==> try-pepper: inputs <==
// master_top
module master_top#(
    parameter DATA_WIDTH = 32,
    parameter ADDR_WIDTH = 32,
    parameter BRAM_QUANTITY = 6,
    parameter INTERNAL_ADDR_RANGE = 128
)(
    input                           clk,
    input                           areset,
    input  logic [             3:0] awid_i,
    input  logic [ADDR_WIDTH - 1:0] awaddr_i,
    input  logic                    awvalid_i,
    output logic                    awready_o,
    input  logic [             3:0] wid_i,
    input  logic [DATA_WIDTH - 1:0] wdata_i,
    input  logic [             3:0] wstrb_i,
    input  logic                    wlast_i,
    input  logic                    wvalid_i,
    output logic                    wready_o,
    input  logic [             3:0] arid_i,
    input  logic [ADDR_WIDTH - 1:0] araddr_i,
    input  logic                    arvalid_i,
    output logic                    arready_o,
    output logic [             3:0] rid_o,
    output logic [DATA_WIDTH - 1:0] rdata_o,
    output logic                    rlast_o,
    output logic                    rvalid_o,
    input  logic                    rready_i,
    output logic [             3:0] bid_o,
    output logic [             1:0] bresp_o,
    output logic                    bvalid_o,
    input  logic                    bready_i,
    output logic [             3:0] m_awid_o,
    output logic [             7:0] m_awlen_o,
    output logic [             2:0] m_awsize_o,
    output logic [             1:0] m_awburst_o,
    output logic [ADDR_WIDTH - 1:0] m_awaddr_o,
    output logic                    m_awvalid_o,
    input  logic                    m_awready_i,
    output logic [             3:0] m_wid_o,
    output logic [DATA_WIDTH - 1:0] m_wdata_o,
    output logic [             3:0] m_wstrb_o,
    output logic                    m_wlast_o,
    output logic                    m_wvalid_o,
    input  logic                    m_wready_i,
    input  logic [             3:0] m_bid_i,
    input  logic [             1:0] m_bresp_i,
    input  logic                    m_bvalid_i,
    output logic                    m_bready_o
);
make LEC_CHECK=0 CAP_MARGIN=20 CORE_MARGIN=2 CORE_UTILIZATION=71 CTS_CLUSTER_SIZE=35 PLACE_DENSITY=0.65 SLEW_MARGIN=20 finish   # period 3.57 ns
run.sh (not shown) runs the stock make flow with config.mk's settings and CLKGATE_MAP_FILE=.
==> try-yarrow (differences from try-pepper) <==
Settings changed: CORE_UTILIZATION 71 to 40, CTS_CLUSTER_SIZE 35 to default, PLACE_DENSITY 0.65 to 0.6.
==> flow/constraint.sdc (replaced) <==
create_clock -name core_clock -period 8.0 [get_ports {clk}]
set_input_delay 1.6000 -clock core_clock [delete_from_list [all_inputs] [get_ports {clk}]]
set_output_delay 1.6000 -clock core_clock [all_outputs]
set_load 0.01 [all_outputs]
==> try-juniper (differences from try-pepper) <==
Settings changed: CORE_UTILIZATION 71 to 64, CTS_CLUSTER_SIZE 35 to default, PLACE_DENSITY 0.65 to 0.6.
==> flow/constraint.sdc (replaced) <==
create_clock -name core_clock -period 5.86 [get_ports {clk}]
set_input_delay 1.1720 -clock core_clock [delete_from_list [all_inputs] [get_ports {clk}]]
set_output_delay 1.1720 -clock core_clock [all_outputs]
set_load 0.01 [all_outputs]
==> comparison <==
The highest die area belongs to try-yarrow, the lowest to try-pepper. The highest via count belongs to try-pepper, the lowest to try-yarrow. Between try-pepper and try-juniper, the lower wire length is in try-juniper (gap 12%, measured against try-juniper). Against try-yarrow, the sequential share of layout area of try-juniper is higher by 0.74 points. try-juniper went through all stages and came out clean. try-pepper finished but fails on setup timing. try-yarrow produced a clean layout. Of try-pepper and try-juniper, try-pepper has the higher sequential power (gap about 66%, measured against try-juniper). The lowest worst hold slack belongs to try-pepper, the highest to try-juniper. In synthesized area, try-yarrow and try-juniper do not differ. Clock skew, lowest first: try-yarrow, try-juniper, try-pepper. Between try-yarrow and try-pepper, the lower global-route usage is in try-yarrow (gap 18 points).

========
==> job 6624: inputs <==
master_top again, from the RTL that the note above started with.
clock: 3.26 ns
lec_check: 0
cap_margin: 20
core_aspect_ratio: 0.92
core_margin: 2
core_utilization: 71
cts_cluster_size: 29
hold_slack_margin: -0.09
place_density: 0.65
setup_slack_margin: -0.3
slew_margin: 20
==> job 9486 (differences from job 6624) <==
- CORE_ASPECT_RATIO: 0.92 -> not set
- CORE_UTILIZATION: 71 -> 60
- CTS_CLUSTER_SIZE: 29 -> not set
- HOLD_SLACK_MARGIN: -0.09 -> not set
- PLACE_DENSITY: 0.65 -> not set
- SETUP_SLACK_MARGIN: -0.3 -> not set
==> flow/constraint.sdc (replaced) <==
create_clock -name core_clock -period 3.57 [get_ports {clk}]
set_input_delay 0.7140 -clock core_clock [delete_from_list [all_inputs] [get_ports {clk}]]
set_output_delay 0.7140 -clock core_clock [all_outputs]
set_load 0.01 [all_outputs]
==> qor summary <==
| quantity | job 6624 | job 9486 |
|---|---|---|
| Run status | failed layout checks | failed layout checks |
| Violated checks | negative setup slack | negative setup slack |
| Ratio of total power to cell area | 536.0 mW/mm² | 494.6 mW/mm² |
| Worst r2r src | axi_slave_0.BRAM[4][4] | axi_master_0.current_burst_cnt[1] |
| Final design area excluding fillers | 0.02345 mm² | 0.02343 mm² |
| Register share of the cell area | 0.4291 | 0.4296 |
| Non-clock buffering overhead in the final layout | 0.1213 | 0.1137 |
| Initial DRT Pass Iterations | 6 | 5 |
| Number of cells on the worst reg-to-reg path | 10 | 14 |
| Global router's overall resource usage | 0.4048 | 0.3054 |
| Met3 Wirelength | 5479 µm | 2834 µm |
| Final cell utilization of the core | 0.8816 | 0.7405 |
| Placed Instance Area | 0.02204 mm² | 0.02187 mm² |
| Combinational cell power | 1.64 mW | 1.41 mW |
| Highest signal layer in the routed design | met5 | met4 |
| Global-route wire length before repair | 89690 µm | 80590 µm |
| Tap cells | 354 | 402 |
| Routed met2 length | 27200 µm | 23810 µm |
| Via density per instance | 6.764 | 6.069 |
| RR Endpoint | axi_master_0.wdata_o[29] | axi_master_0.current_burst_cnt[8] |
| Routing usage on met2 | 0.6462 | 0.4954 |
| Post-route setup TNS | -705.0 ps | -368.8 ps |
| Post-DR wirelength/cell | 24.48 µm | 20.95 µm |
| Maximum vdd drop | 0.6844 mV | 0.4158 mV |
| Placement row count | 57 | 65 |

========
==> 09-19: inputs <==
Starting RTL as in the previous note.
Settings: LEC_CHECK=0, ABC_AREA=1, CAP_MARGIN=5, CELL_PAD_IN_SITES_DETAIL_PLACEMENT=0, CORE_ASPECT_RATIO=0.87, CORE_MARGIN=3, CORE_UTILIZATION=71, CTS_CLUSTER_SIZE=73, GPL_ROUTABILITY_DRIVEN=1, MIN_ROUTING_LAYER=met1, SETUP_SLACK_MARGIN=-0.09, SLEW_MARGIN=20, TNS_END_PERCENT=100; clock period 1.73 ns.
==> inputs of 05-11, as changes to 09-19 <==
- ABC_AREA: 1 -> not set
- CAP_MARGIN: 5 -> 20
- CELL_PAD_IN_SITES_DETAIL_PLACEMENT: 0 -> not set
- CORE_ASPECT_RATIO: 0.87 -> not set
- CORE_MARGIN: 3 -> 2
- CORE_UTILIZATION: 71 -> 55
- CTS_CLUSTER_SIZE: 73 -> not set
- GPL_ROUTABILITY_DRIVEN: 1 -> not set
- MIN_ROUTING_LAYER: met1 -> not set
- PLACE_DENSITY: not set -> 0.6
- SETUP_SLACK_MARGIN: -0.09 -> not set
- TNS_END_PERCENT: 100 -> not set
==> flow/constraint.sdc (replaced) <==
create_clock -name core_clock -period 3.25 [get_ports {clk}]
set_input_delay 0.6500 -clock core_clock [delete_from_list [all_inputs] [get_ports {clk}]]
set_output_delay 0.6500 -clock core_clock [all_outputs]
set_load 0.01 [all_outputs]
==> run notes <==
run metrics: status=aborted with a tool error, Failed at=clock tree synthesis (4_1_cts), first error=[ERROR DPL-0038] Utilization greater than 100%, impossible to legalize, Basic Gates by Area=a little under a quarter, MUX share of area=0.212%, # Cells Yosys=2352, yosys stat chip area=19500 um2, main area contributors=dfrtp_1 (51%), nand2_1 (13%), o21ai_0 (6.9%), core region area=26500 um2, post-synthesis cell type count=49, Synth Area in Compound Gates=13.7%, Post-DP Area=24000 um2
That was 09-19.
==> run notes <==
flow finished, numbers: final setup violating endpoints=1, post-synthesis cell type count=75, status=finished with violations, Synth Area in Compound Gates=12.7%, main area contributors=dfrtp_1 (52%), mux2_2 (13%), a21oi_1 (3.4%), core region area=34500 um2, # Cells Yosys=between 1500 and 2000, final worst slack=-0.609 ns, Post-DP Area=22200 um2, failed layout checks=setup timing, yosys stat chip area=19300 um2, Basic Gates by Area=9.89%
That was 05-11.
Power is estimated from default activity; no workload was simulated.
